== run 1 ==
// CS
module CS(clk, reset, X, Y);
	input clk, reset; 
	input [7:0] X;
	output [9:0] Y;
	reg [9:0] X1,X2, X3, X4, X5, X6, X7, X8, X9;
	wire[9:0] avg_w;
	reg [9:0] avg;
	reg [9:0] appr;
	wire[9:0] Y_keep_w;
	reg [9:0] Y;
	reg [12:0] avg_dividend;
	reg [12:0] Y_dividend;
	reg [12:0] total_num;
	reg [9:0] least;
	wire [12:0] avg_dis = 13'd9;
	wire [12:0] Y_dis = 13'd8;
	always @(negedge clk) begin
		if(reset) begin
			X1 <= 0; X2 <= 0; X3 <= 0; X4 <= 0; X5 <= 0; X6 <= 0; X7 <= 0; X8 <= 0; X9 <= 0;
			avg_dividend <= 0;
			total_num <= 0;
		end  
		else begin 
			if (total_num < 9)
				total_num <= total_num + 1;
			X1 <= X2;
			X2 <= X3;
			X3 <= X4;
			X4 <= X5;
			X5 <= X6;
			X6 <= X7;
			X7 <= X8;
			X8 <= X9;
			X9 <= X;
			avg_dividend <= X2+X3+X4+X5+X6+X7+X8+X9+X; 	
		end  
	end  
	calc c1(avg_dividend, avg_dis, avg_w);
	always @(*) begin
		avg = avg_w;
		appr = X1;
		least = 1000;
		if( (avg >= X1) && (avg - X1) < least) begin
			appr = X1;
			least = avg - X1;
		end
		if(avg >= X2 && (avg - X2) < least) begin
			appr = X2;
			least = avg - X2;
		end
		if(avg >= X3 && (avg - X3) < least) begin
			appr = X3;
			least = avg - X3;
		end
		if(avg >= X4 && (avg - X4) < least) begin
			appr = X4;
			least = avg - X4;
		end
		if(avg >= X5 && (avg - X5) < least) begin
			appr = X5;
			least = avg - X5;
		end
		if(avg >= X6 && (avg - X6) < least) begin
			appr = X6;
			least = avg - X6;
		end
		if(avg >= X7 && (avg - X7) < least) begin
			appr = X7;
			least = avg - X7;
		end
		if(avg >= X8 && (avg - X8) < least) begin
			appr = X8;
  ...
export LEC_CHECK = 0
export CAP_MARGIN = 40
export CORE_MARGIN = 2
export CORE_UTILIZATION = 72
export CTS_CLUSTER_DIAMETER = 43
export CTS_CLUSTER_SIZE = 50
export PLACE_DENSITY_LB_ADDON = 0.0
export SETUP_SLACK_MARGIN = 3.47
export SLEW_MARGIN = 20
create_clock -name core_clock -period 11.8 [get_ports {clk}]
run.sh (not shown) runs the stock make flow with config.mk's settings and CLKGATE_MAP_FILE=.
Run 1 did not finish; the tool stopped in detailed placement (3_5_place_dp) with error DPL-0038.
Relative to run 1, the following input files were edited for run 2:
Settings: removing SETUP_SLACK_MARGIN (formerly 3.47); removing CTS_CLUSTER_SIZE (formerly 50); removing PLACE_DENSITY_LB_ADDON (formerly 0.0); removing CTS_CLUSTER_DIAMETER (formerly 43); changing CAP_MARGIN from 40 to 20; changing CORE_UTILIZATION from 72 to 45; changing the clock period (ns, I/O delays scaled along) from 11.8 to 68.7.
## What came out
- Run 2 reached the final stage; the timing, DRC and antenna checks on its layout passed.
- Taking run 1 as the reference, in run 2 area fraction in and, or, nand and nor cells saw little to no change; xor/xnor share of the synthesized area saw little to no change; total number of placement rows saw an increase; overall die height saw an increase.
- Compared with run 1, run 2 shows a higher die outline area.
Edits applied to the flow inputs when going from run 2 to run 3:
Settings: swapping 20 for 5 in SLEW_MARGIN; putting MAX_ROUTING_LAYER at met4 where nothing was set; putting TNS_END_PERCENT at 85 where nothing was set; swapping 45 for 40 in CORE_UTILIZATION; swapping 68.7 for 70.0 in the clock period (ns, I/O delays scaled along).
## What came out
- Of run 3 and run 2, it is run 3 that has the higher first-pass iteration count of the detailed router.
- Run 3: clock skew is 0.019 ns lower than what run 2 reported.
- Run 3 has global-route wire length before repair below what run 2 had.

* * *

Setup of job 1705:
The RTL this note starts from:
==> flow/design.v <==
module CS(clk, reset, X, Y);
	input clk, reset; 
	input [7:0] X;
	output [9:0] Y;
	reg [9:0] X1,X2, X3, X4, X5, X6, X7, X8, X9;
	wire[9:0] avg_w;
	reg [9:0] avg;
	reg [9:0] appr;
	wire[9:0] Y_keep_w;
	reg [9:0] Y;
	reg [12:0] avg_dividend;
	reg [12:0] Y_dividend;
	reg [12:0] total_num;
	reg [9:0] least;
	wire [12:0] avg_dis = 13'd9;
	wire [12:0] Y_dis = 13'd8;
	always @(negedge clk) begin
		if(reset) begin
			X1 <= 0; X2 <= 0; X3 <= 0; X4 <= 0; X5 <= 0; X6 <= 0; X7 <= 0; X8 <= 0; X9 <= 0;
			avg_dividend <= 0;
			total_num <= 0;
		end  
		else begin 
			if (total_num < 9)
				total_num <= total_num + 1;
			X1 <= X2;
			X2 <= X3;
			X3 <= X4;
			X4 <= X5;
			X5 <= X6;
			X6 <= X7;
			X7 <= X8;
			X8 <= X9;
			X9 <= X;
			avg_dividend <= X2+X3+X4+X5+X6+X7+X8+X9+X; 	
		end  
	end  
	calc c1(avg_dividend, avg_dis, avg_w);
	always @(*) begin
		avg = avg_w;
		appr = X1;
		least = 1000;
		if( (avg >= X1) && (avg - X1) < least) begin
			appr = X1;
			least = avg - X1;
		end
		if(avg >= X2 && (avg - X2) < least) begin
			appr = X2;
			least = avg - X2;
		end
		if(avg >= X3 && (avg - X3) < least) begin
			appr = X3;
			least = avg - X3;
		end
		if(avg >= X4 && (avg - X4) < least) begin
			appr = X4;
			least = avg - X4;
		end
		if(avg >= X5 && (avg - X5) < least) begin
			appr = X5;
			least = avg - X5;
		end
		if(avg >= X6 && (avg - X6) < least) begin
			appr = X6;
			least = avg - X6;
		end
		if(avg >= X7 && (avg - X7) < least) begin
			appr = X7;
			least = avg - X7;
		end
		if(avg >= X8 && (avg - X8) < least) begin
			appr = X8;
			least = avg - X8;
		end
		if(avg >= X9 && (avg - X9) < least) begin
			appr = X9;
			least = avg - X9;
		end
		Y_dividend = avg_dividend + avg_dis*appr;
	end  
	calc c2(Y_dividend, Y_dis, Y_keep_w);	
	always @(posedge clk) begin
		if (total_num >= 9)
			Y <= Y_keep_w;
	end 
endmodule
module  calc
    #(parameter width=13)   
	(dividend, divisor, merchant);
	input [width-1:0]       dividend;   
	input [width-1:0]       divisor;   
	output [width-1:0]      merchant;   
	reg [width-1:0]     	temp_dividend;  
	reg [width-1:0]      	temp_divisor;  
	reg [2*width-1:0]    	temp_did;
	reg [2*width-1:0]   	temp_dis;
	reg [width-1:0]      	merchant;   
	reg [width-1:0]      	remainder;   
	integer 		i;
    always @(*) begin
		temp_dividend = dividend;
		temp_divisor = divisor;	
	end
    always @(*) begin
		temp_did = {{width{1'b0}}, temp_dividend};
		temp_dis = {temp_divisor, {width{1'b0}}};
		for(i = 0; i < width; i = i +1) begin
			temp_did = temp_did << 1;
			if(temp_did >= temp_dis) 
				temp_did = temp_did - temp_dis + 1'b1;
			else 
				temp_did = temp_did;
		end  
		merchant = temp_did[width-1:0];
		remainder = temp_did[width*2-1: width];
	end  
endmodule
clock: 73.5 ns
lec_check: 0
cap_margin: 0
cell_pad_in_sites_global_placement: 2
core_aspect_ratio: 1.4
core_margin: 2
core_utilization: 37
cts_cluster_diameter: 57
setup_slack_margin: 5.0
slew_margin: 20
The inputs of job 2344 differ from those of job 1705 as listed below.
# job 1705
export LEC_CHECK = 0
export CAP_MARGIN = 0
export CELL_PAD_IN_SITES_GLOBAL_PLACEMENT = 2
export CORE_ASPECT_RATIO = 1.4
export CORE_MARGIN = 2
export CORE_UTILIZATION = 37
export CTS_CLUSTER_DIAMETER = 57
export SETUP_SLACK_MARGIN = 5.0
export SLEW_MARGIN = 20
create_clock -name core_clock -period 73.5 [get_ports {clk}]
# job 2344
export LEC_CHECK = 0
export CAP_MARGIN = 20
export CORE_MARGIN = 2
export CORE_UTILIZATION = 72
export CTS_CLUSTER_SIZE = 50
export SETUP_SLACK_MARGIN = 3.12
export SLEW_MARGIN = 20
create_clock -name core_clock -period 11.8 [get_ports {clk}]
==> results <==
Tool error DPL-0038 stopped job 2344 during detailed placement; no final results. Diff job 1705..job 2344 | area after synthesis | unchanged. Delta (job 2344 minus job 1705): proportion of synthesized area in mux cells now sits at about the same level; post-synthesis share of cell area spent on and-or and or-and gates now sits at about the same level; floorplan utilization now sits higher; die extent in y now sits lower; number of standard-cell rows in the floorplan now sits lower. The run showing the greater die span in x is job 1705. The higher area of the core came out of job 1705. Relative to job 1705, global placement routability congestion has increased by 15% in job 2344. Diff job 1705 -> job 2344 | full die area | down by more than a quarter.
Input-level comparison between job 6273 and job 2344:
# job 2344
export LEC_CHECK = 0
export CAP_MARGIN = 20
export CORE_MARGIN = 2
export CORE_UTILIZATION = 72
export CTS_CLUSTER_SIZE = 50
export SETUP_SLACK_MARGIN = 3.12
export SLEW_MARGIN = 20
create_clock -name core_clock -period 11.8 [get_ports {clk}]
# job 6273
export LEC_CHECK = 0
export ABC_AREA = 1
export CAP_MARGIN = 20
export CORE_MARGIN = 2
export CORE_UTILIZATION = 72
export CTS_CLUSTER_DIAMETER = 348
export CTS_CLUSTER_SIZE = 97
export SLEW_MARGIN = 20
create_clock -name core_clock -period 30.5 [get_ports {clk}]
Findings:
simple AND/OR/NAND/NOR gates as the largest non-sequential cell family by area was reported by job 6273, and AND-OR/OR-AND gates by job 2344. Summary — compound-cell area share of the yosys netlist, job 6273 relative to job 2344: lower, by 11 points. Of job 6273 and job 2344, the run reporting the lower part of the Yosys area used for sequential elements was job 2344. Relative to job 2344, final RePlAce weighted congestion has decreased by 0.076 in job 6273. Per the comparison of job 6273 with job 2344, chip area line of the yosys report went down by about 2.2%; count of state elements after synthesis was more or less identical; width of the chip went down by about 1.1%. | simple logic cell fraction of the synthesized area | job 6273 vs job 2344 | 9.7 points higher |. Looking at synthesized cell count, job 6273 sits 342 above job 2344. Tool error DPL-0033 stopped job 6273 during detailed placement; no final results. Job 6273 ended up with a lower floorplan die height than job 2344 did. Comparing the two runs side by side, job 6273 comes out ahead of job 2344 on area after synthesis.
### job 6273 -> job 692
# job 6273
export LEC_CHECK = 0
export ABC_AREA = 1
export CAP_MARGIN = 20
export CORE_MARGIN = 2
export CORE_UTILIZATION = 72
export CTS_CLUSTER_DIAMETER = 348
export CTS_CLUSTER_SIZE = 97
export SLEW_MARGIN = 20
create_clock -name core_clock -period 30.5 [get_ports {clk}]
# job 692
export LEC_CHECK = 0
export CAP_MARGIN = 20
export CORE_MARGIN = 2
export CORE_UTILIZATION = 57
export SLEW_MARGIN = 20
create_clock -name core_clock -period 32.9 [get_ports {clk}]
## What came out
Floorplan utilization delta for job 692 relative to job 6273: 16 points lower. Cell row count (lower): job 6273. Status(job 692) = ERROR, stage = global routing. Comparing job 6273 and job 692, the higher die extent in x is on job 692. Die span in y, job 692 vs job 6273: up by more than 10%. Changes observed in job 692 relative to job 6273: Yosys chip area now larger, synthesized cell count now smaller.
